==> design.v <==
`timescale 1ns / 1ps
module fir_7_7(
    input clk,
    input rst,
    input [7:0] weight_data,
    input [2:0] weight_idx,
    input weight_valid,
    output weight_ready,
    input [7:0] input_data,
    input input_valid,
    output input_ready,
    output [15:0] output_data,
    input output_ready,
    output output_valid 
    );
    reg i_ready;
    reg w_ready;
    assign input_ready = i_ready;
    assign weight_ready = w_ready;
    wire [15:0] products [6:0];
    wire [15:0] sums [ 5:0];
    reg [7:0] inputs [6:0];
    reg [7:0] weights [6:0];
    reg [15:0] result;
    assign output_data = result;
    reg output_valid_delay;
    reg output_valid_r;
    assign output_valid = output_valid_r;
    always@(posedge clk)
    begin
        if(input_valid & input_ready)
            output_valid_delay <= 1;
        else
            output_valid_delay <= 0;
        output_valid_r <= output_valid_delay;
    end
    always@(posedge clk)
    begin
        if(rst)
        begin
            inputs[0] <= 0;
            inputs[1] <= 0;
            inputs[2] <= 0;
            inputs[3] <= 0;
            inputs[4] <= 0;
            inputs[5] <= 0;
            inputs[6] <= 0;
            weights[0] <= 0;
            weights[1] <= 0;
            weights[2] <= 0;
            weights[3] <= 0;
            weights[4] <= 0;
            weights[5] <= 0;
            weights[6] <= 0;
            result <= 0;
            i_ready <= 0;
            w_ready <= 0;
        end else begin
            i_ready <= 1;
            w_ready <= 1;
            if(weight_ready & weight_valid)begin
                weights[weight_idx] <= weight_data;
            end
            if(input_valid & input_ready)begin
                inputs[0] <= input_data;
                inputs[1] <= inputs[0];
                inputs[2] <= inputs[1];
                inputs[3] <= inputs[2];
                inputs[4] <= inputs[3];
                inputs[5] <= inputs[4];
                inputs[6] <= inputs[5];
            end
            if(output_valid & output_ready)begin
                result <= sums[5];
            end
        end
    end
    multiplier m0(inputs[0], weights[0], products[0]);
    multiplier m1(inputs[1], weights[1], products[1]);
    multiplier m2(inputs[2], weights[2], products[2]);
    multiplier m3(inputs[3], weights[3], products[3]);
    multiplier m4(inputs[4], weights[4], products[4]);
    multiplier m5(inputs[5], weights[5], products[5]);
    multiplier m6(inputs[6], weights[6], products[6]);
    adder a0(products[0], products[1], sums[0]);
    adder a1(products[2], products[3], sums[1]);
    adder a2(products[4], products[5], sums[2]);
    adder a3(products[6], sums[0], sums[3]);
    adder a4(sums[1], sums[2], sums[4]);
    adder a5(sums[3], sums[4], sums[5]);
endmodule
module adder(
    input [15:0] addend1,
    input [15:0] addend2,
    output [15:0] sum
    );
    assign sum = addend1 + addend2;
endmodule
module multiplier(
    input [7:0] weight_data,
    input [7:0] input_data,
    output [15:0] product
    );
    assign product = weight_data * input_data;
endmodule
==> run.sh <==
#!/bin/bash
# the make line also repeats each setting of config.mk as NAME=value (left out here)
make -C /OpenROAD-flow-scripts/flow DESIGN_CONFIG=/design/flow/config.mk WORK_HOME=/design/flow/orfs CLKGATE_MAP_FILE= finish
==> config.mk <==
export PLATFORM = sky130hd
export DESIGN_NAME = fir_7_7
export DESIGN_NICKNAME = fir_7_7
export VERILOG_FILES = /design/flow/design.v
export SDC_FILE = /design/flow/constraint.sdc
export NUM_CORES = 4
export LEC_CHECK = 0
export ABC_AREA = 1
export CAP_MARGIN = 30
export CORE_ASPECT_RATIO = 1.9
export CORE_MARGIN = 8
export CORE_UTILIZATION = 53
export CTS_CLUSTER_DIAMETER = 229
export GPL_TIMING_DRIVEN = 0
export MAX_ROUTING_LAYER = met5
export PLACE_DENSITY = 0.92
export SETUP_SLACK_MARGIN = 0.24
export SLEW_MARGIN = 35
export TNS_END_PERCENT = 90
==> constraint.sdc <==
create_clock -name core_clock -period 10.4 [get_ports {clk}]
set_input_delay 2.0800 -clock core_clock [delete_from_list [all_inputs] [get_ports {clk}]]
set_output_delay 2.0800 -clock core_clock [all_outputs]
set_load 0.01 [all_outputs]
==> flow_summary.ini, run 1 <==
; physical design summary
[outcome]
outcome = finished clean

[route]
top_sig_layer = met4
via_count = 16800
antenna_cells_inserted = 0
met2RoutedLength_microns = 32300
via_per_inst = 5.29
drt-total-wl_microns = 63000
wl_met3_microns = 4390
detailedRoute.firstPassIterationCount = 5
detailedRoute.firstIterationViolations = 1366
drt_drc_violations_left = 0
post_drt_wl_per_cell_microns = 19.8
detail_route.wirelength.met1_microns = 19100
detail-route-antenna-nets = 0

[synthesis]
postSynthRegisterBits = 131
area_fraction_in_full_adders_half_adders_and_majority_gates_pct = 49.6
ys_sh_aoi_pct = 2.77
synth.area.mux_share_pct = 0
syn_inst = 2592
enable_flop_cells = 48
post_synth_and_or_nand_nor_area_fraction_pct = 14.4
mappedNetlistNets = 3200
synthDominantAreaCellType = sky130_fd_sc_hd__fa_1
synth_stat.cells = 2592
synthesis.area_sq_um = 20800
netlist-cell-type-count = 33
yosysWarningCount = 3
synth.avg_cell_area_sq_um = 8.03
top_ff_cell_synth = sky130_fd_sc_hd__dfxtp_1
synth_dominant_cell_count = sky130_fd_sc_hd__inv_1
ys_area_sq_um = 20800
top_cells_by_area = sky130_fd_sc_hd__fa_1, sky130_fd_sc_hd__inv_1, sky130_fd_sc_hd__ha_1
xor_share_pct = 0.541
fraction_of_registers_with_async_set_or_reset_after_synthesis_pct = 0
synth-seq-area-share_pct = 14.9
netlist_logic_family_top = adder cells
yosys-top-cells-count = sky130_fd_sc_hd__inv_1, sky130_fd_sc_hd__nand2_1, sky130_fd_sc_hd__fa_1
netlist.area_leader.share_pct = 38.6

[power]
leakage_nw = 13.4
p_total_mw = 2.61
clock_power_mw = 0.610
powerComb_mw = 1.44
switching_fraction_pct = 46.2
top_power_group = combinational logic
sequentialPowerShare_pct = 21.6
sequentialPower_mw = 0.566
irDropWorstVdd_mv = 0.146
internal_power_mw = 1.41
combinationalPowerShare_pct = 55.0
power_frac_clock_pct = 23.3
pwr_density_nw_per_um2 = 117
p_sw_mw = 1.21

[sta]
layout_worst_path_cycle_share_pct = 74.3
fin_setup_tns_ns = 0
final-setup-viol-count = 0
fin_crit_ns = 7.72
timing_hold_violations_final = 0
timing.final.max_slew_violations = 0
max_clock_freq_mhz = 129
worst_hold_slack_ns = 0.328
rsz_0062_raised_after_global_routing = false
worst_pin_slew_ns = 0.892
worst_slew_margin_rel_pct = 40.5
worst_clock_skew_ns = 0.00991

[floorplanning]
top_level_ports = 43
dieArea_sq_um = 46200
floorplanUtilization_pct = 53.5
standard_cell_row_count = 100
die_h_microns = 289
fp.coreArea_sq_um = 38900
die_w_microns = 160

[setup_path]
critPathRequiredTime_ns = 10.80
worst_ep_arrival_time_ns = 8.12
critical_path_cell_count = 26
worstReg2RegEnd = result[15]
crit_path_end = result[15]
cp-end-kind = flip-flop
critPathKind = flip-flop to flip-flop
worst-path-max-fanout = 10
slowest_stage = sky130_fd_sc_hd__fa_1
startpoint_type = flip-flop
critical-path-top-cell-by-count = sky130_fd_sc_hd__fa_1
max_stage_delay_ns = 0.82
r2r_start = inputs[0][2]
setup.worst_path.start = inputs[0][2]
regToRegSetupSlack_ns = 2.68
worst-r2r-cell-count = 26
path_buffers = 6
crit_family = adder cells

[final_layout]
nets = 3260
fin_util_pct = 57.7
area_growth_syn_to_layout_pct = 7.81
post-route-cell-area_sq_um = 22400

[clock_tree]
worst_setup_hold_path_clk_slew_ns = 0.06
h-tree-depth = 4
ctsRootBufferMaster = sky130_fd_sc_hd__clkbuf_16
cts_inserted_buffers = 17
hold_buffers = 0
tritoncts = yes
post_cts_buffers = 0
clock_insertion_delay_worst_skew_ns = 0.46
cts_resized = 0
max-clock-path-buffers = 2
clock-sinks = 131

[run]
drv_cap = 0
stage_log_warnings = 26

[worst_hold_path]
worstHoldStart = output_valid_delay
hold_depth = 0
min_path_type = flip-flop to flip-flop
hold_end = output_valid_r

[place]
routabilityCongestion = 0.938
dpl_cell_area_sq_um = 21900
hpwl_microns = 48500
port-buffer-count = 41

[grt]
grt_antenna_before_repair = 0
number_of_global_route_vias_before_repair = 18300
grt_start_max_net_pins = 17
grt_overflow_total = 0
grt_first_pass_wirelength_microns = 97800
grt.total_usage_pct = 28.5
## through the flow
| step | setup slack [ns] | std cells |
|---|---|---|
| 6_report | 2.68 | 3175 |
| 4_1_cts | 2.89 | 3175 |
| 2_1_floorplan | 3.82 | 2592 |
| 5_1_grt | 2.46 | 3175 |
| 3_5_place_dp | 2.97 | 3143 |
| 3_3_place_gp | 3.11 | 3143 |
## per-layer routing
layer	vias to the layer above	track usage [%]
li1	7332	-
met1	8150	26.8
met2	943	50.8
met3	368	5.19
met4	0	28.6
met5	-	0
## cell type report
| cell class | count | area, sq um |
|---|---|---|
| flip-flops and latches | 131 | 3100 |
| well taps | 510 | 638 |
| plain buffers | 137 | 524 |
| inverters | 844 | 3170 |
| multi-input cells | 1480 | 14000 |
| repair buffers | 41 | 410 |
| clock buffers | 23 | 510 |
| clock inverters | 9 | 66.3 |
| fillers | 2997 | 16500 |
==> run 2: changes to the inputs <==
CORE_MARGIN = 4   (was 8)
HOLD_SLACK_MARGIN = 0.3   (was not set)
MIN_ROUTING_LAYER = met1   (was not set)
PLACE_DENSITY = not set   (was 0.92)
PLACE_DENSITY_LB_ADDON = 0.26   (was not set)
SETUP_SLACK_MARGIN = -0.07   (was 0.24)
==> run 2 against run 1 <==
Sequential share of layout area barely moved; clock skew increased by 0.0020 ns; cell count down 0.13%; fmax up 2.3%; cell area barely moved; setup slack improved by 0.17 ns; highest routed layer unchanged; via count decreased by 6.2%; first-iteration DRC count fell by 30%; sequential power is essentially flat; combinational power shrank 3%; critical endpoint is now result[9]; die size decreased by 7.6%; flip-flop count unchanged.
==> flow_summary.ini, run 2 <==
; physical design summary
[sta]
timing_hold_violations_final = 0
max_clock_freq_mhz = 132
fin_crit_ns = 7.55
worst_pin_slew_ns = 0.789
fin_setup_tns_ns = 0
worst_slew_margin_rel_pct = 47.4
timing.final.max_slew_violations = 0
worst_clock_skew_ns = 0.0120
rsz_0062_raised_after_global_routing = false
layout_worst_path_cycle_share_pct = 72.6
final-setup-viol-count = 0

[run]
drv_cap = 0
stage_log_warnings = 26

[setup_path]
crit_path_end = result[9]
cp-end-kind = flip-flop
worstReg2RegEnd = result[9]
critical-path-top-cell-by-count = sky130_fd_sc_hd__fa_1
r2r_start = inputs[6][6]
crit_family = adder cells
slowest_stage = sky130_fd_sc_hd__clkbuf_1
worst-path-max-fanout = 9
worst-r2r-cell-count = 26
regToRegSetupSlack_ns = 2.85
setup.worst_path.start = inputs[6][6]
critPathRequiredTime_ns = 10.75
max_stage_delay_ns = 0.57
critical_path_cell_count = 26
critPathKind = flip-flop to flip-flop
startpoint_type = flip-flop
path_buffers = 9
worst_ep_arrival_time_ns = 7.90

[grt]
grt.total_usage_pct = 28.7
grt_antenna_before_repair = 0
number_of_global_route_vias_before_repair = 17100
grt_overflow_total = 0
grt_first_pass_wirelength_microns = 90600
grt_start_max_net_pins = 17

[floorplanning]
standard_cell_row_count = 99
top_level_ports = 43
fp.coreArea_sq_um = 38600
dieArea_sq_um = 42700
die_h_microns = 281
die_w_microns = 152
floorplanUtilization_pct = 53.8

[synthesis]
ys_area_sq_um = 20800
top_cells_by_area = sky130_fd_sc_hd__fa_1, sky130_fd_sc_hd__inv_1, sky130_fd_sc_hd__ha_1
mappedNetlistNets = 3200
ys_sh_aoi_pct = 2.77
yosys-top-cells-count = sky130_fd_sc_hd__inv_1, sky130_fd_sc_hd__nand2_1, sky130_fd_sc_hd__fa_1
synthesis.area_sq_um = 20800
netlist-cell-type-count = 33
enable_flop_cells = 48
synth_dominant_cell_count = sky130_fd_sc_hd__inv_1
synth_stat.cells = 2592
syn_inst = 2592
synth.avg_cell_area_sq_um = 8.03
synthDominantAreaCellType = sky130_fd_sc_hd__fa_1
fraction_of_registers_with_async_set_or_reset_after_synthesis_pct = 0
netlist_logic_family_top = adder cells
area_fraction_in_full_adders_half_adders_and_majority_gates_pct = 49.6
post_synth_and_or_nand_nor_area_fraction_pct = 14.4
postSynthRegisterBits = 131
xor_share_pct = 0.541
yosysWarningCount = 3
synth-seq-area-share_pct = 14.9
top_ff_cell_synth = sky130_fd_sc_hd__dfxtp_1
netlist.area_leader.share_pct = 38.6
synth.area.mux_share_pct = 0

[clock_tree]
ctsRootBufferMaster = sky130_fd_sc_hd__clkbuf_16
tritoncts = yes
h-tree-depth = 4
hold_buffers = 0
clock-sinks = 131
max-clock-path-buffers = 2
clock_insertion_delay_worst_skew_ns = 0.46
post_cts_buffers = 0
worst_setup_hold_path_clk_slew_ns = 0.07
cts_inserted_buffers = 17
cts_resized = 0

[power]
sequentialPower_mw = 0.565
top_power_group = combinational logic
leakage_nw = 13.4
p_total_mw = 2.57
pwr_density_nw_per_um2 = 115
clock_power_mw = 0.623
sequentialPowerShare_pct = 22.0
switching_fraction_pct = 46.6
combinationalPowerShare_pct = 53.8
powerComb_mw = 1.39
power_frac_clock_pct = 24.2
internal_power_mw = 1.37
irDropWorstVdd_mv = 0.117
p_sw_mw = 1.20

[final_layout]
post-route-cell-area_sq_um = 22400
nets = 3260
area_growth_syn_to_layout_pct = 7.86
fin_util_pct = 58.1
comb_area_sq_um = 14000
layout.filler_cells = 3600
post_layout_nonfiller_instances = 3171
final-seq-area_sq_um = 3100

[worst_hold_path]
worstHoldStart = output_valid_delay
hold_end = output_valid_r
hold_depth = 0
min_path_type = flip-flop to flip-flop

[place]
dpl_cell_area_sq_um = 21900
instance_count_after_placement_with_tap_cells_included = 3138
hpwl_microns = 49000
routabilityCongestion = 0.951
port-buffer-count = 41

[route]
via_count = 15700
detail-route-antenna-nets = 0
post_drt_wl_per_cell_microns = 17.9
drt-total-wl_microns = 56900
drt_drc_violations_left = 0
detailedRoute.firstIterationViolations = 955
via_per_inst = 4.97
detailedRoute.firstPassIterationCount = 5

[outcome]
outcome = finished clean
[run 2: stage by stage]
stage	worst slack, ns	hold slack, ns
after floorplan	3.82	0.310
after global placement	2.88	0.313
after detailed placement	2.83	0.312
after CTS	2.81	0.329
after global routing	2.42	0.348
final	2.85	0.329
[run 2: cell type report]
| type | instances | share of cell area [%] |
|---|---|---|
| inverter | 844 | 14.1 |
| antenna | 1 | 0.0111 |
| multi-input combinational | 1480 | 62.4 |
| sequential | 131 | 13.8 |
| clock inverter | 15 | 0.719 |
| clock buffer | 17 | 1.90 |
| timing repair buffer | 41 | 1.83 |
| buffer | 137 | 2.34 |
| tap | 505 | 2.82 |
[run 2: metal layers]
layer | GRT usage (%) | routed length [microns] | vias up
li1 | - | - | 7337
met1 | 29.9 | 18600 | 7726
met2 | 52.4 | 30900 | 506
met3 | 3.79 | 2460 | 176
met4 | 19.7 | 4920 | 0
met5 | 0 | 0 | -
==> run 3: changes to the inputs <==
ABC_AREA = 0   (was 1)
CAP_MARGIN = 5   (was 30)
CORE_ASPECT_RATIO = not set   (was 1.9)
CORE_MARGIN = 2   (was 4)
CORE_UTILIZATION = 70   (was 53)
CTS_CLUSTER_DIAMETER = 228   (was 229)
GPL_TIMING_DRIVEN = not set   (was 0)
HOLD_SLACK_MARGIN = -0.08   (was 0.3)
MAX_ROUTING_LAYER = not set   (was met5)
MIN_ROUTING_LAYER = not set   (was met1)
PLACE_DENSITY_LB_ADDON = not set   (was 0.26)
SETUP_SLACK_MARGIN = 1.08   (was -0.07)
SLEW_MARGIN = 20   (was 35)
TNS_END_PERCENT = 5   (was 90)
clock period = 4.17 ns   (was 10.4 ns; I/O delays follow)
==> run 3 against run 2 <==
Now fails the layout checks on setup timing; cell area up 3.4%; sequential power grew 140%; largest power group is now the clock network; register-to-register slack worse by 5.7 ns.
==> flow_summary.ini, run 3 <==
; physical design summary
[synthesis]
yosysWarningCount = 3
area_fraction_in_full_adders_half_adders_and_majority_gates_pct = 51.9
synth.avg_cell_area_sq_um = 9.41
top_ff_cell_synth = sky130_fd_sc_hd__dfxtp_1
synth_dominant_cell_count = sky130_fd_sc_hd__inv_1
ys_sh_aoi_pct = 3.18
xor_share_pct = 1.30
synth_stat.cells = 2113
yosys-top-cells-count = sky130_fd_sc_hd__inv_1, sky130_fd_sc_hd__fa_1, sky130_fd_sc_hd__nand2_1
netlist_logic_family_top = adder cells
enable_flop_cells = 48
ys_area_sq_um = 19900
post_synth_and_or_nand_nor_area_fraction_pct = 16.6
fraction_of_registers_with_async_set_or_reset_after_synthesis_pct = 0
synthesis.area_sq_um = 19900
postSynthRegisterBits = 131
synth.area.mux_share_pct = 0.459
synthDominantAreaCellType = sky130_fd_sc_hd__fa_1
syn_inst = 2113
top_cells_by_area = sky130_fd_sc_hd__fa_1, sky130_fd_sc_hd__ha_1, sky130_fd_sc_hd__inv_1
netlist-cell-type-count = 40
netlist.area_leader.share_pct = 40.4
synth-seq-area-share_pct = 15.6
mappedNetlistNets = 2721

[route]
detailedRoute.firstIterationViolations = 1146
drt-total-wl_microns = 55600
detailedRoute.firstPassIterationCount = 5
via_per_inst = 5.54
post_drt_wl_per_cell_microns = 20.3
via_count = 15100
drt_drc_violations_left = 0
detail-route-antenna-nets = 0
antenna_cells_inserted = 0

[setup_path]
path_buffers = 8
regToRegSetupSlack_ns = -2.86
startpoint_type = flip-flop
worst-path-max-fanout = 4
critical_path_cell_count = 25
slowest_stage = sky130_fd_sc_hd__fa_1
crit_path_end = result[15]
critPathKind = flip-flop to flip-flop
worst_ep_arrival_time_ns = 7.31
worst-r2r-cell-count = 25
setup.worst_path.start = weights[1][4]
crit_family = adder cells
worstReg2RegEnd = result[15]
critical-path-top-cell-by-count = sky130_fd_sc_hd__fa_1
critPathRequiredTime_ns = 4.45
cp-end-kind = flip-flop
max_stage_delay_ns = 0.56
r2r_start = weights[1][4]

[power]
combinationalPowerShare_pct = 13.1
switching_fraction_pct = 28.3
p_total_mw = 3.47
irDropWorstVdd_mv = 0.199
sequentialPower_mw = 1.38
top_power_group = the clock network
powerComb_mw = 0.454
sequentialPowerShare_pct = 39.7
internal_power_mw = 2.49
clock_power_mw = 1.64
pwr_density_nw_per_um2 = 150
p_sw_mw = 0.981
leakage_nw = 11.8
power_frac_clock_pct = 47.2

[sta]
fin_crit_ns = 7.03
post_layout_worst_setup_margin_ns = -2.86
timing_hold_violations_final = 0
timing.final.max_slew_violations = 0
worst_slew_margin_rel_pct = 49.0
worst_hold_slack_ns = 0.328
final-setup-viol-count = 14
max_clock_freq_mhz = 142
worst_pin_slew_ns = 0.765
fin_setup_tns_ns = -33.47
rsz_0062_raised_after_global_routing = true
layout_worst_path_cycle_share_pct = 169
worst_clock_skew_ns = 0.0169

[clock_tree]
tritoncts = yes
clock-sinks = 131
h-tree-depth = 4
cts_inserted_buffers = 17
ctsRootBufferMaster = sky130_fd_sc_hd__clkbuf_16
worst_setup_hold_path_clk_slew_ns = 0.06
max-clock-path-buffers = 2
clock_insertion_delay_worst_skew_ns = 0.44

[floorplanning]
dieArea_sq_um = 29800
standard_cell_row_count = 61
die_h_microns = 173
fp.coreArea_sq_um = 27900
die_w_microns = 173
floorplanUtilization_pct = 71.4
top_level_ports = 43

[outcome]
checkFailReasons = setup timing
outcome = complete, but fails checks

[final_layout]
nets = 2949
area_growth_syn_to_layout_pct = 16.7
post-route-cell-area_sq_um = 23200

[place]
port-buffer-count = 42
routabilityCongestion = 0.982
hpwl_microns = 46000
dpl_cell_area_sq_um = 22200

[worst_hold_path]
worstHoldStart = output_valid_delay
hold_depth = 0
hold_end = output_valid_r
min_path_type = flip-flop to flip-flop

[run]
drv_cap = 0
stage_log_warnings = 31

[grt]
grt_overflow_total = 0
number_of_global_route_vias_before_repair = 16200
grt_start_max_net_pins = 57
grt_first_pass_wirelength_microns = 87800
grt_antenna_before_repair = 0
grt.total_usage_pct = 39.1
==> run 3: final cells by class <==
cell class,count,area [sq um]
fillers,1674,4650
well taps,378,473
clock inverters,15,181
clock buffers,17,425
multi-input cells,1403,14900
repair buffers,281,2230
inverters,507,1900
flip-flops and latches,131,3120
==> run 3: timing repair <==
action                                  in CTS  in global routing
endpoints found under the setup margin      15                 15
hold buffers                                 0                  0
setup buffers                                8                 10
pin swaps                                   38                 33
resized                                     39                 25
==> run 3: stage by stage <==
stage                     worst slack, ns  util, %  cells
after CTS                           -2.77     82.7   2722
after floorplan                     -2.59        -   2113
after global placement              -2.81     79.7   2682
final                               -2.86     83.3   2732
after global routing                -3.07     83.3   2732
after detailed placement            -2.95     79.7   2682
==> run 3: layer usage <==
layer | GRT usage, % | part of all wire [%] | vias up
met2 | 63.3 | 47 | 712
met4 | 19.7 | 6.1 | 0
met1 | 51.0 | 39 | 7594
met5 | 0 | 0 | -
li1 | - | - | 6632
met3 | 7.21 | 8.3 | 188
==> run 4: changes to the inputs <==
CAP_MARGIN = 25   (was 5)
CELL_PAD_IN_SITES_GLOBAL_PLACEMENT = 1   (was not set)
CORE_UTILIZATION = 34   (was 70)
CTS_CLUSTER_DIAMETER = 156   (was 228)
GPL_ROUTABILITY_DRIVEN = 1   (was not set)
HOLD_SLACK_MARGIN = not set   (was -0.08)
MIN_ROUTING_LAYER = met1   (was not set)
PLACE_DENSITY_LB_ADDON = 0.12   (was not set)
SETUP_SLACK_MARGIN = 0.21   (was 1.08)
SLEW_MARGIN = 10   (was 20)
TNS_END_PERCENT = not set   (was 5)
clock period = 11.4 ns   (was 4.17 ns; I/O delays follow)
==> run 4 against run 3 <==
Now clean on timing, DRC and antenna; largest cell class unchanged; setup slack gained 6.7 ns; critical path depth shrank 3; global-route usage shrank 17 points; first-iteration DRC count shrank 43%; core utilization shrank 46 points; largest power group unchanged.
==> flow_summary.ini, run 4 <==
; physical design summary
[outcome]
outcome = finished clean

[power]
internal_power_mw = 0.890
switching_fraction_pct = 29.1
power_frac_clock_pct = 48.9
irDropWorstVdd_mv = 0.120
p_sw_mw = 0.365
pwr_density_nw_per_um2 = 58.0
leakage_nw = 10.5
sequentialPowerShare_pct = 41.2
top_power_group = the clock network
clock_power_mw = 0.613
p_total_mw = 1.25
combinationalPowerShare_pct = 10.0
powerComb_mw = 0.125
sequentialPower_mw = 0.517

[clock_tree]
hold_buffers = 0
cts_resized = 0
worst_setup_hold_path_clk_slew_ns = 0.07
post_cts_buffers = 0
tritoncts = yes
h-tree-depth = 4
max-clock-path-buffers = 2
cts_inserted_buffers = 17
ctsRootBufferMaster = sky130_fd_sc_hd__clkbuf_16
clock-sinks = 131
clock_insertion_delay_worst_skew_ns = 0.49

[route]
detailedRoute.firstIterationViolations = 657
drt_drc_violations_left = 0
via_count = 13300
antenna_cells_inserted = 0
detail-route-antenna-nets = 0
detailedRoute.firstPassIterationCount = 5
post_drt_wl_per_cell_microns = 21.1
drt-total-wl_microns = 61000
via_per_inst = 4.61

[run]
stage_log_warnings = 26
drv_cap = 0

[synthesis]
ys_sh_aoi_pct = 3.18
synth.area.mux_share_pct = 0.459
syn_inst = 2113
netlist_logic_family_top = adder cells
xor_share_pct = 1.30
mappedNetlistNets = 2721
fraction_of_registers_with_async_set_or_reset_after_synthesis_pct = 0
netlist.area_leader.share_pct = 40.4
ys_area_sq_um = 19900
yosys-top-cells-count = sky130_fd_sc_hd__inv_1, sky130_fd_sc_hd__fa_1, sky130_fd_sc_hd__nand2_1
synth.avg_cell_area_sq_um = 9.41
postSynthRegisterBits = 131
post_synth_and_or_nand_nor_area_fraction_pct = 16.6
synth-seq-area-share_pct = 15.6
top_ff_cell_synth = sky130_fd_sc_hd__dfxtp_1
netlist-cell-type-count = 40
top_cells_by_area = sky130_fd_sc_hd__fa_1, sky130_fd_sc_hd__ha_1, sky130_fd_sc_hd__inv_1
synthDominantAreaCellType = sky130_fd_sc_hd__fa_1
area_fraction_in_full_adders_half_adders_and_majority_gates_pct = 51.9
enable_flop_cells = 48
synth_dominant_cell_count = sky130_fd_sc_hd__inv_1
synthesis.area_sq_um = 19900
synth_stat.cells = 2113
yosysWarningCount = 3

[setup_path]
crit_path_end = result[14]
worst_ep_arrival_time_ns = 7.89
crit_family = adder cells
critPathKind = flip-flop to flip-flop
worstPathCellList = nand2_1, fa_1, inv_1, fa_1, fa_1, fa_1, inv_1, fa_1, fa_1, inv_1, fa_1, fa_1, inv_1, fa_1, inv_1, ha_1, a21o_1, a21oi_1, o211ai_1, a31o_2, a21oi_1, mux2_2
worst-r2r-cell-count = 22
worstReg2RegEnd = result[14]
r2r_start = inputs[2][5]
startpoint_type = flip-flop
critical-path-top-cell-by-count = sky130_fd_sc_hd__fa_1
max_stage_delay_ns = 0.70
worst-path-max-fanout = 10
setup.worst_path.start = inputs[2][5]
critical_path_cell_count = 22
slowest_stage = sky130_fd_sc_hd__dfxtp_1
cp-end-kind = flip-flop
regToRegSetupSlack_ns = 3.89
path_buffers = 5
critPathRequiredTime_ns = 11.78

[sta]
fin_crit_ns = 7.51
layout_worst_path_cycle_share_pct = 65.9
worst_slew_margin_rel_pct = 43.9
timing.final.max_slew_violations = 0
worst_pin_slew_ns = 0.841
fin_setup_tns_ns = 0
final-setup-viol-count = 0
rsz_0062_raised_after_global_routing = false
max_clock_freq_mhz = 133
worst_clock_skew_ns = 0.0148
timing_hold_violations_final = 0

[grt]
number_of_global_route_vias_before_repair = 14800
grt_first_pass_wirelength_microns = 95200
grt.total_usage_pct = 21.8
grt_start_max_net_pins = 38
grt_antenna_before_repair = 1
grt_overflow_total = 0

[place]
port-buffer-count = 42
instance_count_after_placement_with_tap_cells_included = 2854
hpwl_microns = 51300
routabilityCongestion = 0.888
dpl_cell_area_sq_um = 21000

[floorplanning]
top_level_ports = 43
fp.coreArea_sq_um = 57800
die_w_microns = 246
floorplanUtilization_pct = 34.4
dieArea_sq_um = 60400
die_h_microns = 246
standard_cell_row_count = 88

[worst_hold_path]
worstHoldStart = output_valid_delay
hold_depth = 0
hold_end = output_valid_r
min_path_type = flip-flop to flip-flop

[final_layout]
area_growth_syn_to_layout_pct = 8.83
post_layout_nonfiller_instances = 2886
nets = 2716
fin_util_pct = 37.4
post-route-cell-area_sq_um = 21600
layout.filler_cells = 5965
-- run 4: layout make-up --
cell class              count  area (sq um)  area share [%]
multi-input cells        1403         14600            67.5
flip-flops and latches    131          3100            14.3
inverters                 507          1900            8.80
well taps                 765           957            4.42
repair buffers             48           463            2.14
clock buffers              18           439            2.03
clock inverters            14           176           0.815
-- run 4: layer usage --
metal | GRT usage (%) | up-vias | part of all wire (%)
li1 | - | 6170 | -
met1 | 30.7 | 6819 | 48
met2 | 34.1 | 251 | 45
met3 | 3.00 | 53 | 3.5
met4 | 8.09 | 0 | 3.4
met5 | 0 | - | 0
-- run 4: through the flow --
step,setup slack [ns],hold WS [ns]
floorplan,4.32,0.310
CTS,3.89,0.333
global placement,3.95,0.312
global route,3.61,0.334
detailed placement,3.91,0.315
finish,3.89,0.331
==> run 5: changes to the inputs <==
ABC_AREA = 1   (was 0)
CAP_MARGIN = 10   (was 25)
CELL_PAD_IN_SITES_GLOBAL_PLACEMENT = not set   (was 1)
CORE_UTILIZATION = 72   (was 34)
CTS_CLUSTER_DIAMETER = 42   (was 156)
GPL_ROUTABILITY_DRIVEN = not set   (was 1)
GPL_TIMING_DRIVEN = 1   (was not set)
HOLD_SLACK_MARGIN = 0.29   (was not set)
MAX_ROUTING_LAYER = met5   (was not set)
MIN_ROUTING_LAYER = not set   (was met1)
PLACE_DENSITY_LB_ADDON = 0.01   (was 0.12)
SETUP_SLACK_MARGIN = 1.76   (was 0.21)
SLEW_MARGIN = 20   (was 10)
clock period = 6.37 ns   (was 11.4 ns; I/O delays follow)
==> run 5 against run 4 <==
Now fails the layout checks on setup timing; clock power rose by 68%; count of clock-buffer cells in the layout is the same; die size down 50%; register-to-register slack lost 4.3 ns; critical endpoint is now result[15]; via count is 27% higher; area after synthesis up 4.7%; worst hold slack better by 0.0034 ns; clock skew rose by 0.00097 ns.
==> flow_summary.ini, run 5 <==
; physical design summary
[outcome]
outcome = complete, but fails checks
checkFailReasons = setup timing

[final_layout]
post_layout_nonfiller_instances = 3129
final-seq-area_sq_um = 3150
comb_area_sq_um = 14500
fin_util_pct = 84.0
post-route-cell-area_sq_um = 24000
layout.filler_cells = 1732
nets = 3340
area_growth_syn_to_layout_pct = 15.2

[route]
via_count = 16900
drt-total-wl_microns = 58900
antenna_cells_inserted = 0
detailedRoute.firstPassIterationCount = 8
post_drt_wl_per_cell_microns = 18.8
detail-route-antenna-nets = 0
via_per_inst = 5.40
detailedRoute.firstIterationViolations = 1735
drt_drc_violations_left = 0

[setup_path]
critical_path_cell_count = 26
regToRegSetupSlack_ns = -0.44
critical-path-top-cell-by-count = sky130_fd_sc_hd__fa_1
setup.worst_path.start = weights[1][4]
critPathRequiredTime_ns = 6.77
r2r_start = weights[1][4]
max_stage_delay_ns = 0.64
crit_family = adder cells
worst_ep_arrival_time_ns = 7.21
path_buffers = 5
worstReg2RegEnd = result[15]
worst-r2r-cell-count = 26
worst-path-max-fanout = 7
cp-end-kind = flip-flop
startpoint_type = flip-flop
critPathKind = flip-flop to flip-flop
crit_path_end = result[15]
slowest_stage = sky130_fd_sc_hd__fa_1

[sta]
worst_hold_slack_ns = 0.335
max_clock_freq_mhz = 147
fin_crit_ns = 6.81
post_layout_worst_setup_margin_ns = -0.440
fin_setup_tns_ns = -3.07
timing.final.max_slew_violations = 0
layout_worst_path_cycle_share_pct = 107
rsz_0062_raised_after_global_routing = true
worst_pin_slew_ns = 1.04
worst_slew_margin_rel_pct = 30.8
timing_hold_violations_final = 0
worst_clock_skew_ns = 0.0158
final-setup-viol-count = 10

[grt]
met2_usage_pct = 65.3
grtUsageMet1_pct = 52.5
grt_start_max_net_pins = 58
grt-busiest-layer = met2
grt_util_met3_pct = 8.84
grt_overflow_total = 0
grt_antenna_before_repair = 0
grt.total_usage_pct = 41.2
number_of_global_route_vias_before_repair = 18200
grt_first_pass_wirelength_microns = 94200

[place]
dpl_cell_area_sq_um = 22800
port-buffer-count = 42
hpwl_microns = 48500
placement.setup.worst_slack_ns = -0.447
instance_count_after_placement_with_tap_cells_included = 3073
routabilityCongestion = 0.945

[floorplanning]
standard_cell_row_count = 62
die_w_microns = 174
fp.coreArea_sq_um = 28500
floorplanUtilization_pct = 72.9
top_level_ports = 43
die_h_microns = 174
dieArea_sq_um = 30300

[clock_tree]
worst_setup_hold_path_clk_slew_ns = 0.07
h-tree-depth = 4
ctsRootBufferMaster = sky130_fd_sc_hd__clkbuf_16
hold_buffers = 0
max-clock-path-buffers = 2
clock_insertion_delay_worst_skew_ns = 0.47
cts_inserted_buffers = 17
tritoncts = yes
clock-sinks = 131

[worst_hold_path]
hold_end = output_valid_r
worstHoldStart = output_valid_delay
min_path_type = flip-flop to flip-flop
hold_depth = 0

[synthesis]
syn_inst = 2592
synth.avg_cell_area_sq_um = 8.03
synth_dominant_cell_count = sky130_fd_sc_hd__inv_1
synth_stat.cells = 2592
area_fraction_in_full_adders_half_adders_and_majority_gates_pct = 49.6
yosysWarningCount = 3
yosys-top-cells-count = sky130_fd_sc_hd__inv_1, sky130_fd_sc_hd__nand2_1, sky130_fd_sc_hd__fa_1
mappedNetlistNets = 3200
post_synth_and_or_nand_nor_area_fraction_pct = 14.4
fraction_of_registers_with_async_set_or_reset_after_synthesis_pct = 0
synthesis.area_sq_um = 20800
postSynthRegisterBits = 131
synth.area.mux_share_pct = 0
xor_share_pct = 0.541
netlist-cell-type-count = 33
synth-seq-area-share_pct = 14.9
ys_sh_aoi_pct = 2.77
netlist.area_leader.share_pct = 38.6
top_cells_by_area = sky130_fd_sc_hd__fa_1, sky130_fd_sc_hd__inv_1, sky130_fd_sc_hd__ha_1
synthDominantAreaCellType = sky130_fd_sc_hd__fa_1
enable_flop_cells = 48
ys_area_sq_um = 20800
netlist_logic_family_top = adder cells
top_ff_cell_synth = sky130_fd_sc_hd__dfxtp_1

[run]
stage_log_warnings = 29
drv_cap = 0

[power]
power_frac_clock_pct = 19.8
p_total_mw = 5.19
sequentialPowerShare_pct = 19.0
irDropWorstVdd_mv = 0.305
clock_power_mw = 1.03
internal_power_mw = 2.91
top_power_group = combinational logic
pwr_density_nw_per_um2 = 216
powerComb_mw = 3.18
switching_fraction_pct = 43.8
combinationalPowerShare_pct = 61.3
p_sw_mw = 2.27
leakage_nw = 14.3
sequentialPower_mw = 0.983
## run 5: area by class of cell
| cell class | count | share of cell area [%] |
|---|---|---|
| clock buffer | 18 | 1.79 |
| clock inverter | 14 | 0.642 |
| inverter | 844 | 13.2 |
| multi-input combinational | 1480 | 60.4 |
| sequential | 131 | 13.1 |
| tap | 384 | 2.00 |
| timing repair buffer | 258 | 8.81 |
## run 5: timing repair
item                       4_1_cts  5_1_grt
gates resized                   62       71
setup endpoints to repair       14       14
buffers inserted                15        9
pin swaps                       28       31
## run 5: layer usage
layer / up-vias / part of all wire, %
li1: 7497 / -
met1: 8126 / 36
met2: 1023 / 46
met3: 242 / 11
met4: 0 / 7.0
met5: - / 0
==> run 6: changes to the inputs <==
CAP_MARGIN = 30   (was 10)
CORE_MARGIN = 8   (was 2)
CORE_UTILIZATION = 49   (was 72)
CTS_CLUSTER_DIAMETER = 306   (was 42)
CTS_CLUSTER_SIZE = 98   (was not set)
GPL_TIMING_DRIVEN = 0   (was 1)
HOLD_SLACK_MARGIN = not set   (was 0.29)
PLACE_DENSITY = 0.89   (was not set)
PLACE_DENSITY_LB_ADDON = not set   (was 0.01)
SETUP_SLACK_MARGIN = 0.24   (was 1.76)
TNS_END_PERCENT = 35   (was not set)
clock period = 9.18 ns   (was 6.37 ns; I/O delays follow)
==> run 6 against run 5 <==
The run now finishes clean; sequential share of layout area is 0.66 points higher; sequential power down 35%; global-route usage decreased by 19 points; cell count grew 2.5%; largest cell class unchanged; largest power group unchanged.
==> flow_summary.ini, run 6 <==
; physical design summary
[outcome]
outcome = finished clean

[setup_path]
worst-r2r-cell-count = 27
startpoint_type = flip-flop
r2r_start = inputs[6][6]
critPathKind = flip-flop to flip-flop
worst-path-max-fanout = 9
crit_family = adder cells
worst_ep_arrival_time_ns = 7.96
worstReg2RegEnd = result[15]
setup.worst_path.start = inputs[6][6]
path_buffers = 8
regToRegSetupSlack_ns = 1.56
max_stage_delay_ns = 0.57
crit_path_end = result[15]
critical_path_cell_count = 27
slowest_stage = sky130_fd_sc_hd__fa_1
critical-path-top-cell-by-count = sky130_fd_sc_hd__fa_1
critPathRequiredTime_ns = 9.52
cp-end-kind = flip-flop

[clock_tree]
ctsRootBufferMaster = sky130_fd_sc_hd__clkbuf_16
hold_buffers = 0
max-clock-path-buffers = 2
post_cts_buffers = 0
h-tree-depth = 4
worst_setup_hold_path_clk_slew_ns = 0.06
clock-sinks = 131
clock_insertion_delay_worst_skew_ns = 0.45
cts_inserted_buffers = 17
cts_resized = 0
tritoncts = yes

[power]
irDropWorstVdd_mv = 0.201
p_total_mw = 2.88
sequentialPower_mw = 0.641
combinationalPowerShare_pct = 53.3
leakage_nw = 13.4
clock_power_mw = 0.705
power_frac_clock_pct = 24.4
pwr_density_nw_per_um2 = 128
sequentialPowerShare_pct = 22.2
switching_fraction_pct = 44.9
p_sw_mw = 1.30
powerComb_mw = 1.54
internal_power_mw = 1.59
top_power_group = combinational logic

[synthesis]
synth_dominant_cell_count = sky130_fd_sc_hd__inv_1
fraction_of_registers_with_async_set_or_reset_after_synthesis_pct = 0
netlist-cell-type-count = 33
synth_stat.cells = 2592
enable_flop_cells = 48
yosysWarningCount = 3
xor_share_pct = 0.541
synth.area.mux_share_pct = 0
top_cells_by_area = sky130_fd_sc_hd__fa_1, sky130_fd_sc_hd__inv_1, sky130_fd_sc_hd__ha_1
ys_area_sq_um = 20800
top_ff_cell_synth = sky130_fd_sc_hd__dfxtp_1
synthDominantAreaCellType = sky130_fd_sc_hd__fa_1
ys_sh_aoi_pct = 2.77
syn_inst = 2592
post_synth_and_or_nand_nor_area_fraction_pct = 14.4
postSynthRegisterBits = 131
area_fraction_in_full_adders_half_adders_and_majority_gates_pct = 49.6
netlist_logic_family_top = adder cells
netlist.area_leader.share_pct = 38.6
synthesis.area_sq_um = 20800
yosys-top-cells-count = sky130_fd_sc_hd__inv_1, sky130_fd_sc_hd__nand2_1, sky130_fd_sc_hd__fa_1
mappedNetlistNets = 3200
synth-seq-area-share_pct = 14.9
synth.avg_cell_area_sq_um = 8.03

[final_layout]
comb_area_sq_um = 14000
nets = 3262
area_growth_syn_to_layout_pct = 8.11
post-route-cell-area_sq_um = 22500
layout.filler_cells = 3394
final-seq-area_sq_um = 3100
post_layout_nonfiller_instances = 3206

[worst_hold_path]
hold_depth = 0
min_path_type = flip-flop to flip-flop
worstHoldStart = output_valid_delay
hold_end = output_valid_r

[grt]
grt_overflow_total = 0
grt_antenna_before_repair = 0
number_of_global_route_vias_before_repair = 17500
grt.total_usage_pct = 22.5
grt_start_max_net_pins = 17
grt_first_pass_wirelength_microns = 87900

[place]
routabilityCongestion = 0.943
dpl_cell_area_sq_um = 21900
instance_count_after_placement_with_tap_cells_included = 3173
hpwl_microns = 44100
port-buffer-count = 41
placement.setup.worst_slack_ns = 1.78

[floorplanning]
floorplanUtilization_pct = 49.6
die_h_microns = 222
dieArea_sq_um = 49300
standard_cell_row_count = 75
die_w_microns = 222
top_level_ports = 43
fp.coreArea_sq_um = 41900

[sta]
layout_worst_path_cycle_share_pct = 83.0
fin_setup_tns_ns = 0
timing.final.max_slew_violations = 0
worst_pin_slew_ns = 0.878
max_clock_freq_mhz = 131
worst_clock_skew_ns = 0.00919
post_layout_worst_setup_margin_ns = 1.56
final-setup-viol-count = 0
fin_crit_ns = 7.62
rsz_0062_raised_after_global_routing = false
timing_hold_violations_final = 0
worst_slew_margin_rel_pct = 41.5

[route]
antenna_cells_inserted = 0
detail-route-antenna-nets = 0
via_count = 16500
via_per_inst = 5.16
drt-total-wl_microns = 54000
post_drt_wl_per_cell_microns = 16.8
drt_drc_violations_left = 0
detailedRoute.firstIterationViolations = 1734
detailedRoute.firstPassIterationCount = 6

[run]
drv_cap = 0
stage_log_warnings = 26
==> run 6: cell type report <==
cell class / count / area share, %
clock inverter: 11 / 0.445
buffer: 137 / 2.33
inverter: 844 / 14.1
tap: 539 / 3.00
clock buffer: 21 / 2.14
timing repair buffer: 43 / 1.91
sequential: 131 / 13.8
multi-input combinational: 1480 / 62.3
==> run 6: through the flow <==
stage / hold WS, ns / utilization [%]
2_1_floorplan: 0.310 / -
3_3_place_gp: 0.311 / 52.2
3_5_place_dp: 0.320 / 52.2
4_1_cts: 0.335 / 53.6
5_1_grt: 0.357 / 53.6
6_report: 0.338 / 53.6
==> run 6: routing by layer <==
metal	vias to the layer above	track usage, %	part of all wire (%)
li1	7341	-	-
met1	7900	25.9	35
met5	-	0	0
met4	0	15.7	7.5
met3	280	4.88	10
met2	1022	37.1	47
==> run 7: changes to the inputs <==
CAP_MARGIN = 20   (was 30)
CORE_ASPECT_RATIO = 1.33   (was not set)
CORE_MARGIN = 2   (was 8)
CORE_UTILIZATION = 72   (was 49)
CTS_CLUSTER_DIAMETER = 399   (was 306)
CTS_CLUSTER_SIZE = 99   (was 98)
GPL_TIMING_DRIVEN = not set   (was 0)
MAX_ROUTING_LAYER = not set   (was met5)
PLACE_DENSITY = not set   (was 0.89)
SETUP_SLACK_MARGIN = 1.18   (was 0.24)
TNS_END_PERCENT = 10   (was 35)
clock period = 7.15 ns   (was 9.18 ns; I/O delays follow)
==> run 7 against run 6 <==
Still clean on timing, DRC and antenna; via count is 0.65% higher; fmax is 11% higher; die size is 39% lower; setup slack worse by 1.3 ns; clock skew is 0.0034 ns higher; routed wire length is 17% higher; sequential power is 41% higher; count of clock-buffer cells in the layout is 3 lower; synthesized cell count stayed put; clock power is 32% higher; cell count is 7.5% lower; largest cell class unchanged.
==> flow_summary.ini, run 7 <==
; physical design summary
[route]
drt-total-wl_microns = 63300
antenna_cells_inserted = 0
via_per_inst = 5.61
post_drt_wl_per_cell_microns = 21.3
detailedRoute.firstIterationViolations = 1506
via_count = 16700
drt_drc_violations_left = 0
detail-route-antenna-nets = 0
detailedRoute.firstPassIterationCount = 6

[setup_path]
critPathRequiredTime_ns = 7.54
max_stage_delay_ns = 0.60
critical_path_cell_count = 25
worstReg2RegEnd = result[14]
r2r_start = weights[0][4]
startpoint_type = flip-flop
slowest_stage = sky130_fd_sc_hd__fa_2
setup.worst_path.start = weights[0][4]
regToRegSetupSlack_ns = 0.30
worst-r2r-cell-count = 25
critPathKind = flip-flop to flip-flop
worst_ep_arrival_time_ns = 7.24
crit_family = adder cells
crit_path_end = result[14]
path_buffers = 8
cp-end-kind = flip-flop
critical-path-top-cell-by-count = sky130_fd_sc_hd__fa_1
worst-path-max-fanout = 5

[clock_tree]
tritoncts = yes
worst_setup_hold_path_clk_slew_ns = 0.07
cts_inserted_buffers = 17
clock_insertion_delay_worst_skew_ns = 0.46
ctsRootBufferMaster = sky130_fd_sc_hd__clkbuf_16
h-tree-depth = 4
max-clock-path-buffers = 2
clock-sinks = 131
hold_buffers = 0

[power]
sequentialPowerShare_pct = 20.6
p_total_mw = 4.38
top_power_group = combinational logic
clock_power_mw = 0.933
internal_power_mw = 2.38
powerComb_mw = 2.55
switching_fraction_pct = 45.8
leakage_nw = 13.6
pwr_density_nw_per_um2 = 193
irDropWorstVdd_mv = 0.330
combinationalPowerShare_pct = 58.1
sequentialPower_mw = 0.903
p_sw_mw = 2.01
power_frac_clock_pct = 21.3

[worst_hold_path]
worstHoldStart = output_valid_delay
hold_end = output_valid_r
hold_depth = 0
min_path_type = flip-flop to flip-flop

[place]
routabilityCongestion = 0.989
dpl_cell_area_sq_um = 21500
instance_count_after_placement_with_tap_cells_included = 2893
port-buffer-count = 42
hpwl_microns = 49100
placement.setup.worst_slack_ns = 0.0471

[grt]
grt_first_pass_wirelength_microns = 97400
grt_antenna_before_repair = 1
grt.total_usage_pct = 44.8
number_of_global_route_vias_before_repair = 18000
grt_start_max_net_pins = 46
grt_overflow_total = 0

[sta]
timing.final.max_slew_violations = 0
timing_hold_violations_final = 0
worst_slew_margin_rel_pct = 30.1
max_clock_freq_mhz = 146
rsz_0062_raised_after_global_routing = true
layout_worst_path_cycle_share_pct = 95.8
final-setup-viol-count = 0
worst_clock_skew_ns = 0.0126
fin_crit_ns = 6.85
post_layout_worst_setup_margin_ns = 0.304
fin_setup_tns_ns = 0
worst_pin_slew_ns = 1.04

[synthesis]
ys_sh_aoi_pct = 2.77
synth-seq-area-share_pct = 14.9
synth_stat.cells = 2592
synthesis.area_sq_um = 20800
netlist-cell-type-count = 33
netlist.area_leader.share_pct = 38.6
mappedNetlistNets = 3200
postSynthRegisterBits = 131
enable_flop_cells = 48
area_fraction_in_full_adders_half_adders_and_majority_gates_pct = 49.6
post_synth_and_or_nand_nor_area_fraction_pct = 14.4
fraction_of_registers_with_async_set_or_reset_after_synthesis_pct = 0
synth.avg_cell_area_sq_um = 8.03
top_ff_cell_synth = sky130_fd_sc_hd__dfxtp_1
syn_inst = 2592
synth.area.mux_share_pct = 0
yosys-top-cells-count = sky130_fd_sc_hd__inv_1, sky130_fd_sc_hd__nand2_1, sky130_fd_sc_hd__fa_1
yosysWarningCount = 3
synth_dominant_cell_count = sky130_fd_sc_hd__inv_1
synthDominantAreaCellType = sky130_fd_sc_hd__fa_1
xor_share_pct = 0.541
netlist_logic_family_top = adder cells
ys_area_sq_um = 20800
top_cells_by_area = sky130_fd_sc_hd__fa_1, sky130_fd_sc_hd__inv_1, sky130_fd_sc_hd__ha_1

[final_layout]
post-route-cell-area_sq_um = 22700
nets = 3197
layout.filler_cells = 1849
post_layout_nonfiller_instances = 2967
area_growth_syn_to_layout_pct = 8.94

[floorplanning]
standard_cell_row_count = 71
dieArea_sq_um = 30300
top_level_ports = 43
fp.coreArea_sq_um = 28300
floorplanUtilization_pct = 73.4
die_w_microns = 151
die_h_microns = 200

[run]
drv_cap = 0
stage_log_warnings = 33

[outcome]
outcome = finished clean
## run 7: per-layer routing
layer	share of wire (%)	track usage, %	vias to the layer above	routed length [microns]
met5	0.021	0	-	13
met4	11	38.9	2	6950
met3	10	11.6	388	6330
met2	47	71.1	1001	29600
met1	32	50.0	8053	20400
li1	-	-	7206	-
## run 7: cell type report
class,instances,area (sq um),area share [%]
Multi-Input combinational cell,1480,14300,63.2
Sequential cell,131,3150,13.9
Clock inverter,14,155,0.684
Inverter,844,3170,14.0
Clock buffer,18,439,1.94
Tap cell,365,457,2.01
Timing Repair Buffer,115,976,4.31
## run 7: metrics by stage
step                util (%)  hold WS [ns]
floorplan                  -         0.310
global placement        75.9         0.318
detailed placement      75.9         0.317
CTS                     79.3         0.337
global route            80.0         0.352
finish                  80.0         0.332
## run 7: timing repair
| action | 4_1_cts | 5_1_grt |
|---|---|---|
| setup buffers | 30 | 12 |
| cloned | 0 | 0 |
| setup endpoints to repair | 11 | 12 |
| gates resized | 54 | 30 |
| pin swaps | 28 | 22 |
==> run 8: changes to the inputs <==
CTS_CLUSTER_DIAMETER = 209   (was 399)
SETUP_SLACK_MARGIN = -0.37   (was 1.18)
clock period = 4.91 ns   (was 7.15 ns; I/O delays follow)
==> run 8 against run 7 <==
Now fails the layout checks on setup timing; worst hold slack gained 0.0045 ns; synthesized cell count is the same; flip-flop count is the same; setup slack lost 2.1 ns; global-route usage shrank 2.2 points; count of clock-buffer cells in the layout shrank 1; sequential share of layout area shrank 0.78 points; routed wire length shrank 5.2%; critical path depth shrank 1; first-iteration DRC count shrank 14%; cell count grew 5.0%; largest power group unchanged; highest routed layer is now met4.
==> flow_summary.ini, run 8 <==
; physical design summary
[grt]
number_of_global_route_vias_before_repair = 18000
grt_overflow_total = 0
grt_antenna_before_repair = 0
grt_first_pass_wirelength_microns = 94700
grt.total_usage_pct = 42.7
grt_start_max_net_pins = 34

[setup_path]
critical-path-top-cell-by-count = sky130_fd_sc_hd__fa_1
critPathKind = flip-flop to flip-flop
worst_ep_arrival_time_ns = 7.10
path_buffers = 7
worst-path-max-fanout = 5
crit_path_end = result[9]
worstReg2RegEnd = result[9]
startpoint_type = flip-flop
regToRegSetupSlack_ns = -1.82
max_stage_delay_ns = 0.56
worstPathCellList = buf_4, nand2_1, inv_1, fa_1, fa_1, inv_1, fa_2, fa_1, inv_1, fa_1, fa_1, fa_1, fa_1, inv_1, fa_1, inv_2, ha_4, a21oi_4, o21ai_1, a21oi_1, xor2_1, nand2_1, o211ai_1, inv_1
critPathRequiredTime_ns = 5.27
cp-end-kind = flip-flop
setup.worst_path.start = weights[1][4]
worst-r2r-cell-count = 24
r2r_start = weights[1][4]
slowest_stage = sky130_fd_sc_hd__fa_1
crit_family = adder cells
critical_path_cell_count = 24

[route]
detail-route-antenna-nets = 0
detailedRoute.firstPassIterationCount = 7
post_drt_wl_per_cell_microns = 19.2
antenna_cells_inserted = 0
via_count = 16900
detailedRoute.firstIterationViolations = 1288
drt-total-wl_microns = 60000
via_per_inst = 5.41
drt_drc_violations_left = 0

[synthesis]
post_synth_and_or_nand_nor_area_fraction_pct = 14.4
enable_flop_cells = 48
synth.area.mux_share_pct = 0
synth_stat.cells = 2592
synth_dominant_cell_count = sky130_fd_sc_hd__inv_1
synthesis.area_sq_um = 20800
yosys-top-cells-count = sky130_fd_sc_hd__inv_1, sky130_fd_sc_hd__nand2_1, sky130_fd_sc_hd__fa_1
ys_area_sq_um = 20800
synthDominantAreaCellType = sky130_fd_sc_hd__fa_1
synth-seq-area-share_pct = 14.9
ys_sh_aoi_pct = 2.77
yosysWarningCount = 3
syn_inst = 2592
top_ff_cell_synth = sky130_fd_sc_hd__dfxtp_1
xor_share_pct = 0.541
mappedNetlistNets = 3200
fraction_of_registers_with_async_set_or_reset_after_synthesis_pct = 0
netlist_logic_family_top = adder cells
area_fraction_in_full_adders_half_adders_and_majority_gates_pct = 49.6
postSynthRegisterBits = 131
netlist-cell-type-count = 33
netlist.area_leader.share_pct = 38.6
synth.avg_cell_area_sq_um = 8.03
top_cells_by_area = sky130_fd_sc_hd__fa_1, sky130_fd_sc_hd__inv_1, sky130_fd_sc_hd__ha_1

[outcome]
checkFailReasons = setup timing
outcome = complete, but fails checks

[place]
dpl_cell_area_sq_um = 22800
hpwl_microns = 49600
port-buffer-count = 42
routabilityCongestion = 0.978
instance_count_after_placement_with_tap_cells_included = 3059
placement.setup.worst_slack_ns = -1.84

[final_layout]
post-route-cell-area_sq_um = 23800
post_layout_nonfiller_instances = 3116
area_growth_syn_to_layout_pct = 14.3
fin_util_pct = 83.9
nets = 3346
layout.filler_cells = 1719

[clock_tree]
ctsRootBufferMaster = sky130_fd_sc_hd__clkbuf_16
clock-sinks = 131
worst_setup_hold_path_clk_slew_ns = 0.07
tritoncts = yes
clock_insertion_delay_worst_skew_ns = 0.47
cts_inserted_buffers = 17
h-tree-depth = 4
max-clock-path-buffers = 2

[power]
pwr_density_nw_per_um2 = 274
sequentialPowerShare_pct = 19.6
top_power_group = combinational logic
p_sw_mw = 2.85
power_frac_clock_pct = 20.6
combinationalPowerShare_pct = 59.8
sequentialPower_mw = 1.28
switching_fraction_pct = 43.7
clock_power_mw = 1.35
p_total_mw = 6.52
internal_power_mw = 3.67
leakage_nw = 14.3
irDropWorstVdd_mv = 0.492
powerComb_mw = 3.90

[floorplanning]
die_h_microns = 200
fp.coreArea_sq_um = 28300
top_level_ports = 43
floorplanUtilization_pct = 73.4
dieArea_sq_um = 30300
standard_cell_row_count = 71
die_w_microns = 151

[sta]
post_layout_worst_setup_margin_ns = -1.82
layout_worst_path_cycle_share_pct = 137
timing.final.max_slew_violations = 0
max_clock_freq_mhz = 148
worst_slew_margin_rel_pct = 24.6
final-setup-viol-count = 14
worst_clock_skew_ns = 0.0111
worst_hold_slack_ns = 0.336
worst_pin_slew_ns = 1.12
rsz_0062_raised_after_global_routing = true
fin_setup_tns_ns = -21.36
fin_crit_ns = 6.73
timing_hold_violations_final = 0

[run]
drv_cap = 0
stage_log_warnings = 31

[worst_hold_path]
worstHoldStart = output_valid_delay
min_path_type = flip-flop to flip-flop
hold_end = output_valid_r
hold_depth = 0
## run 8: layer usage
layer	vias to the layer above	track usage [%]	share of wire (%)
met1	8121	49.1	34
met4	0	34.0	9.7
met2	916	68.7	48
li1	7509	-	-
met5	-	0	0
met3	312	9.43	8.5
## run 8: repair_timing
| action | CTS | global route |
|---|---|---|
| buffers inserted | 16 | 9 |
| resized | 31 | 30 |
| setup endpoints to repair | 13 | 13 |
| pin swaps | 18 | 24 |
| hold buffers | 0 | 0 |
## run 8: layout make-up
| type | instances | area (sq um) | area share [%] |
|---|---|---|---|
| Multi-Input combinational cell | 1480 | 14300 | 60.2 |
| Inverter | 844 | 3170 | 13.3 |
| Sequential cell | 131 | 3120 | 13.1 |
| Timing Repair Buffer | 264 | 2130 | 8.96 |
| Tap cell | 365 | 457 | 1.92 |
| Clock buffer | 17 | 425 | 1.79 |
| Clock inverter | 15 | 158 | 0.663 |
==> run 9: changes to the inputs <==
CAP_MARGIN = 5   (was 20)
CORE_ASPECT_RATIO = not set   (was 1.33)
CTS_CLUSTER_DIAMETER = 59   (was 209)
CTS_CLUSTER_SIZE = not set   (was 99)
SETUP_SLACK_MARGIN = not set   (was -0.37)
TNS_END_PERCENT = not set   (was 10)
clock period = 4.8 ns   (was 4.91 ns; I/O delays follow)
==> run 9 against run 8 <==
The layout still fails its checks (setup timing); worst hold slack improved by 0.0049 ns; sequential share of layout area fell by 0.28 points; largest power group unchanged; power rose by 7.2%; core utilization rose by 1.2 points.
==> flow_summary.ini, run 9 <==
; physical design summary
[outcome]
outcome = complete, but fails checks
checkFailReasons = setup timing

[power]
clock_power_mw = 1.43
leakage_nw = 14.5
p_sw_mw = 3.07
powerComb_mw = 4.27
sequentialPower_mw = 1.30
irDropWorstVdd_mv = 0.625
pwr_density_nw_per_um2 = 288
top_power_group = combinational logic
switching_fraction_pct = 43.9
power_frac_clock_pct = 20.4
internal_power_mw = 3.92
combinationalPowerShare_pct = 61.0
sequentialPowerShare_pct = 18.6

[clock_tree]
tritoncts = yes
cts_inserted_buffers = 17
ctsRootBufferMaster = sky130_fd_sc_hd__clkbuf_16
max-clock-path-buffers = 2
h-tree-depth = 4
clock_insertion_delay_worst_skew_ns = 0.46
clock-sinks = 131
worst_setup_hold_path_clk_slew_ns = 0.07

[final_layout]
area_growth_syn_to_layout_pct = 16.7
fin_util_pct = 85.1
nets = 3377
layout.filler_cells = 1666
final-seq-area_sq_um = 3120
post_layout_nonfiller_instances = 3166
comb_area_sq_um = 14500

[synthesis]
fraction_of_registers_with_async_set_or_reset_after_synthesis_pct = 0
yosysWarningCount = 3
ys_sh_aoi_pct = 2.77
synth_stat.cells = 2592
ys_area_sq_um = 20800
enable_flop_cells = 48
synth_dominant_cell_count = sky130_fd_sc_hd__inv_1
xor_share_pct = 0.541
yosys-top-cells-count = sky130_fd_sc_hd__inv_1, sky130_fd_sc_hd__nand2_1, sky130_fd_sc_hd__fa_1
netlist_logic_family_top = adder cells
netlist.area_leader.share_pct = 38.6
synth-seq-area-share_pct = 14.9
top_cells_by_area = sky130_fd_sc_hd__fa_1, sky130_fd_sc_hd__inv_1, sky130_fd_sc_hd__ha_1
post_synth_and_or_nand_nor_area_fraction_pct = 14.4
syn_inst = 2592
synth.avg_cell_area_sq_um = 8.03
netlist-cell-type-count = 33
synth.area.mux_share_pct = 0
synthDominantAreaCellType = sky130_fd_sc_hd__fa_1
mappedNetlistNets = 3200
top_ff_cell_synth = sky130_fd_sc_hd__dfxtp_1
area_fraction_in_full_adders_half_adders_and_majority_gates_pct = 49.6
synthesis.area_sq_um = 20800
postSynthRegisterBits = 131

[grt]
grt_start_max_net_pins = 57
grt_overflow_total = 0
grt_antenna_before_repair = 0
number_of_global_route_vias_before_repair = 17700
grt_first_pass_wirelength_microns = 92800
grt.total_usage_pct = 40.5

[setup_path]
crit_path_end = result[15]
worstReg2RegEnd = result[15]
slowest_stage = sky130_fd_sc_hd__fa_2
startpoint_type = flip-flop
regToRegSetupSlack_ns = -2.14
path_buffers = 5
critical_path_cell_count = 25
critical-path-top-cell-by-count = sky130_fd_sc_hd__fa_1
cp-end-kind = flip-flop
critPathKind = flip-flop to flip-flop
worst-r2r-cell-count = 25
r2r_start = weights[0][4]
worst-path-max-fanout = 4
setup.worst_path.start = weights[0][4]
max_stage_delay_ns = 0.60
crit_family = adder cells
critPathRequiredTime_ns = 5.15
worst_ep_arrival_time_ns = 7.29

[sta]
final-setup-viol-count = 14
timing_hold_violations_final = 0
fin_crit_ns = 6.94
worst_slew_margin_rel_pct = 44.5
max_clock_freq_mhz = 144
worst_clock_skew_ns = 0.0146
rsz_0062_raised_after_global_routing = true
post_layout_worst_setup_margin_ns = -2.14
worst_pin_slew_ns = 0.824
fin_setup_tns_ns = -24.35
worst_hold_slack_ns = 0.341
timing.final.max_slew_violations = 0
layout_worst_path_cycle_share_pct = 145

[run]
stage_log_warnings = 31
drv_cap = 0

[worst_hold_path]
hold_end = output_valid_r
hold_depth = 0
worstHoldStart = output_valid_delay
min_path_type = flip-flop to flip-flop

[floorplanning]
top_level_ports = 43
standard_cell_row_count = 62
die_h_microns = 174
fp.coreArea_sq_um = 28500
floorplanUtilization_pct = 72.9
dieArea_sq_um = 30300
die_w_microns = 174

[route]
via_per_inst = 5.38
drt_drc_violations_left = 0
detailedRoute.firstPassIterationCount = 8
drt-total-wl_microns = 59000
post_drt_wl_per_cell_microns = 18.6
detailedRoute.firstIterationViolations = 1953
detail-route-antenna-nets = 0
via_count = 17000
antenna_cells_inserted = 0

[place]
hpwl_microns = 48000
instance_count_after_placement_with_tap_cells_included = 3092
placement.setup.worst_slack_ns = -2.09
routabilityCongestion = 0.942
port-buffer-count = 42
run 9: metrics by stage:
stage          instance area, sq um  total power, mW
2_1_floorplan                 21200             3.68
3_3_place_gp                  23000             4.80
3_5_place_dp                  23000             4.88
4_1_cts                       23900             6.48
5_1_grt                       24300             7.34
6_report                      24300             6.99
run 9: layout make-up:
cell class              count  area share [%]
clock buffers              18            1.77
clock inverters            14           0.732
inverters                 844            13.0
multi-input cells        1480            59.6
flip-flops and latches    131            12.8
well taps                 384            1.98
repair buffers            295            10.0
run 9: layer usage:
metal	GRT usage [%]	wire [microns]	vias up
met2	63.8	26800	1040
met1	53.1	21900	8163
met4	22.0	4050	0
met3	8.46	6310	251
li1	-	-	7565
met5	0	0	-
run 9: what timing repair did:
item | in CTS | in global routing
resized | 50 | 65
pin swaps | 36 | 48
setup buffers | 24 | 18
endpoints found under the setup margin | 14 | 14
hold endpoints to repair | 0 | 0
hold buffers | 0 | 0
==> run 10: changes to the inputs <==
CAP_MARGIN = 30   (was 5)
CORE_ASPECT_RATIO = 1.9   (was not set)
CORE_MARGIN = 4   (was 2)
CORE_UTILIZATION = 61   (was 72)
CTS_CLUSTER_DIAMETER = 372   (was 59)
CTS_CLUSTER_SIZE = 99   (was not set)
GPL_ROUTABILITY_DRIVEN = 0   (was not set)
GPL_TIMING_DRIVEN = 0   (was not set)
HOLD_SLACK_MARGIN = 0.3   (was not set)
MAX_ROUTING_LAYER = met5   (was not set)
MIN_ROUTING_LAYER = met1   (was not set)
PLACE_DENSITY_LB_ADDON = 0.2   (was not set)
SETUP_SLACK_MARGIN = -0.07   (was not set)
TNS_END_PERCENT = 90   (was not set)
clock period = 10.4 ns   (was 4.8 ns; I/O delays follow)
==> run 10 against run 9 <==
Non-clock buffer count down 116; clock skew is 0.0056 ns lower; worst hold slack lost 0.015 ns; critical path type unchanged; first-iteration DRC count is 45% lower; global-route usage is 9.5 points lower; core utilization down 19 points; routed wire length shrank 7.2%; highest routed layer unchanged; cell count is 2.3% lower; combinational power fell by 68%; sequential power is 56% lower; the run now finishes clean; setup slack gained 5.0 ns; critical path depth up 1.
==> flow_summary.ini, run 10 <==
; physical design summary
[outcome]
outcome = finished clean

[grt]
number_of_global_route_vias_before_repair = 17300
grt_first_pass_wirelength_microns = 88100
grt_start_max_net_pins = 17
grt_antenna_before_repair = 0
grt_overflow_total = 0
grt.total_usage_pct = 31.0

[sta]
rsz_0062_raised_after_global_routing = false
fin_crit_ns = 7.50
timing.final.max_slew_violations = 0
worst_clock_skew_ns = 0.00902
max_clock_freq_mhz = 133
fin_setup_tns_ns = 0
worst_slew_margin_rel_pct = 47.7
layout_worst_path_cycle_share_pct = 72.1
timing_hold_violations_final = 0
worst_pin_slew_ns = 0.785
final-setup-viol-count = 0

[floorplanning]
standard_cell_row_count = 93
die_w_microns = 142
floorplanUtilization_pct = 61.7
dieArea_sq_um = 37300
top_level_ports = 43
fp.coreArea_sq_um = 33700
die_h_microns = 263

[place]
dpl_cell_area_sq_um = 21800
port-buffer-count = 41
hpwl_microns = 46900

[route]
detailedRoute.firstIterationViolations = 1067
post_drt_wl_per_cell_microns = 17.7
detailedRoute.firstPassIterationCount = 6
detail-route-antenna-nets = 0
via_count = 16000
via_per_inst = 5.17
drt_drc_violations_left = 0
top_sig_layer = met4
met2RoutedLength_microns = 29100
detail_route.wirelength.met1_microns = 17100
drt-total-wl_microns = 54800
antenna_cells_inserted = 0
wl_met3_microns = 2850

[power]
switching_fraction_pct = 44.2
leakage_nw = 13.4
pwr_density_nw_per_um2 = 115
power_frac_clock_pct = 24.5
p_total_mw = 2.56
irDropWorstVdd_mv = 0.166
powerComb_mw = 1.37
internal_power_mw = 1.43
top_power_group = combinational logic
sequentialPowerShare_pct = 22.1
clock_power_mw = 0.628
combinationalPowerShare_pct = 53.4
sequentialPower_mw = 0.566
p_sw_mw = 1.13

[synthesis]
mappedNetlistNets = 3200
synth.avg_cell_area_sq_um = 8.03
yosysWarningCount = 3
fraction_of_registers_with_async_set_or_reset_after_synthesis_pct = 0
syn_inst = 2592
xor_share_pct = 0.541
top_cells_by_area = sky130_fd_sc_hd__fa_1, sky130_fd_sc_hd__inv_1, sky130_fd_sc_hd__ha_1
synth_dominant_cell_count = sky130_fd_sc_hd__inv_1
synthesis.area_sq_um = 20800
post_synth_and_or_nand_nor_area_fraction_pct = 14.4
postSynthRegisterBits = 131
synthDominantAreaCellType = sky130_fd_sc_hd__fa_1
synth_stat.cells = 2592
synth-seq-area-share_pct = 14.9
ys_area_sq_um = 20800
enable_flop_cells = 48
netlist-cell-type-count = 33
synth.area.mux_share_pct = 0
area_fraction_in_full_adders_half_adders_and_majority_gates_pct = 49.6
top_ff_cell_synth = sky130_fd_sc_hd__dfxtp_1
netlist_logic_family_top = adder cells
yosys-top-cells-count = sky130_fd_sc_hd__inv_1, sky130_fd_sc_hd__nand2_1, sky130_fd_sc_hd__fa_1
netlist.area_leader.share_pct = 38.6
ys_sh_aoi_pct = 2.77

[clock_tree]
worst_setup_hold_path_clk_slew_ns = 0.06
hold_buffers = 0
cts_resized = 0
ctsRootBufferMaster = sky130_fd_sc_hd__clkbuf_16
post_cts_buffers = 0
clock_insertion_delay_worst_skew_ns = 0.45
cts_inserted_buffers = 17
clock-sinks = 131
max-clock-path-buffers = 2
tritoncts = yes
h-tree-depth = 4

[setup_path]
critPathKind = flip-flop to flip-flop
critical_path_cell_count = 26
crit_path_end = result[15]
cp-end-kind = flip-flop
worst-r2r-cell-count = 26
setup.worst_path.start = inputs[2][6]
worst_ep_arrival_time_ns = 7.89
startpoint_type = flip-flop
path_buffers = 6
max_stage_delay_ns = 0.57
crit_family = adder cells
critPathRequiredTime_ns = 10.79
worstReg2RegEnd = result[15]
slowest_stage = sky130_fd_sc_hd__fa_1
regToRegSetupSlack_ns = 2.90
r2r_start = inputs[2][6]
critical-path-top-cell-by-count = sky130_fd_sc_hd__fa_1
worst-path-max-fanout = 10

[run]
drv_cap = 0
stage_log_warnings = 26

[final_layout]
layout.filler_cells = 2854
fin_util_pct = 66.2
area_growth_syn_to_layout_pct = 7.41
nets = 3261
comb_area_sq_um = 14000
post-route-cell-area_sq_um = 22400
final-seq-area_sq_um = 3100

[worst_hold_path]
hold_end = output_valid_r
worstHoldStart = output_valid_delay
min_path_type = flip-flop to flip-flop
hold_depth = 0
[run 10: routing by layer]
metal	vias up	GRT usage [%]
met2	613	55.0
met3	241	3.75
li1	7329	-
met5	-	0
met4	0	25.5
met1	7800	31.7
[run 10: stage by stage]
| step | std cells | hold WS [ns] | setup slack, ns |
|---|---|---|---|
| after floorplan | 2592 | 0.310 | 3.82 |
| final | 3092 | 0.327 | 2.90 |
| after detailed placement | 3060 | 0.313 | 2.97 |
| after CTS | 3091 | 0.327 | 2.92 |
| after global routing | 3092 | 0.331 | 2.62 |
| after global placement | 3060 | 0.312 | 3.01 |
[run 10: layout make-up]
class | instances | area share, %
Inverter | 844 | 14.2
Clock inverter | 7 | 0.431
Clock buffer | 24 | 2.21
Timing Repair Buffer | 42 | 1.87
Sequential cell | 131 | 13.9
Tap cell | 427 | 2.39
Buffer | 137 | 2.35
Multi-Input combinational cell | 1480 | 62.7
Power figures rest on the tool's default switching activity, not on a simulated workload.
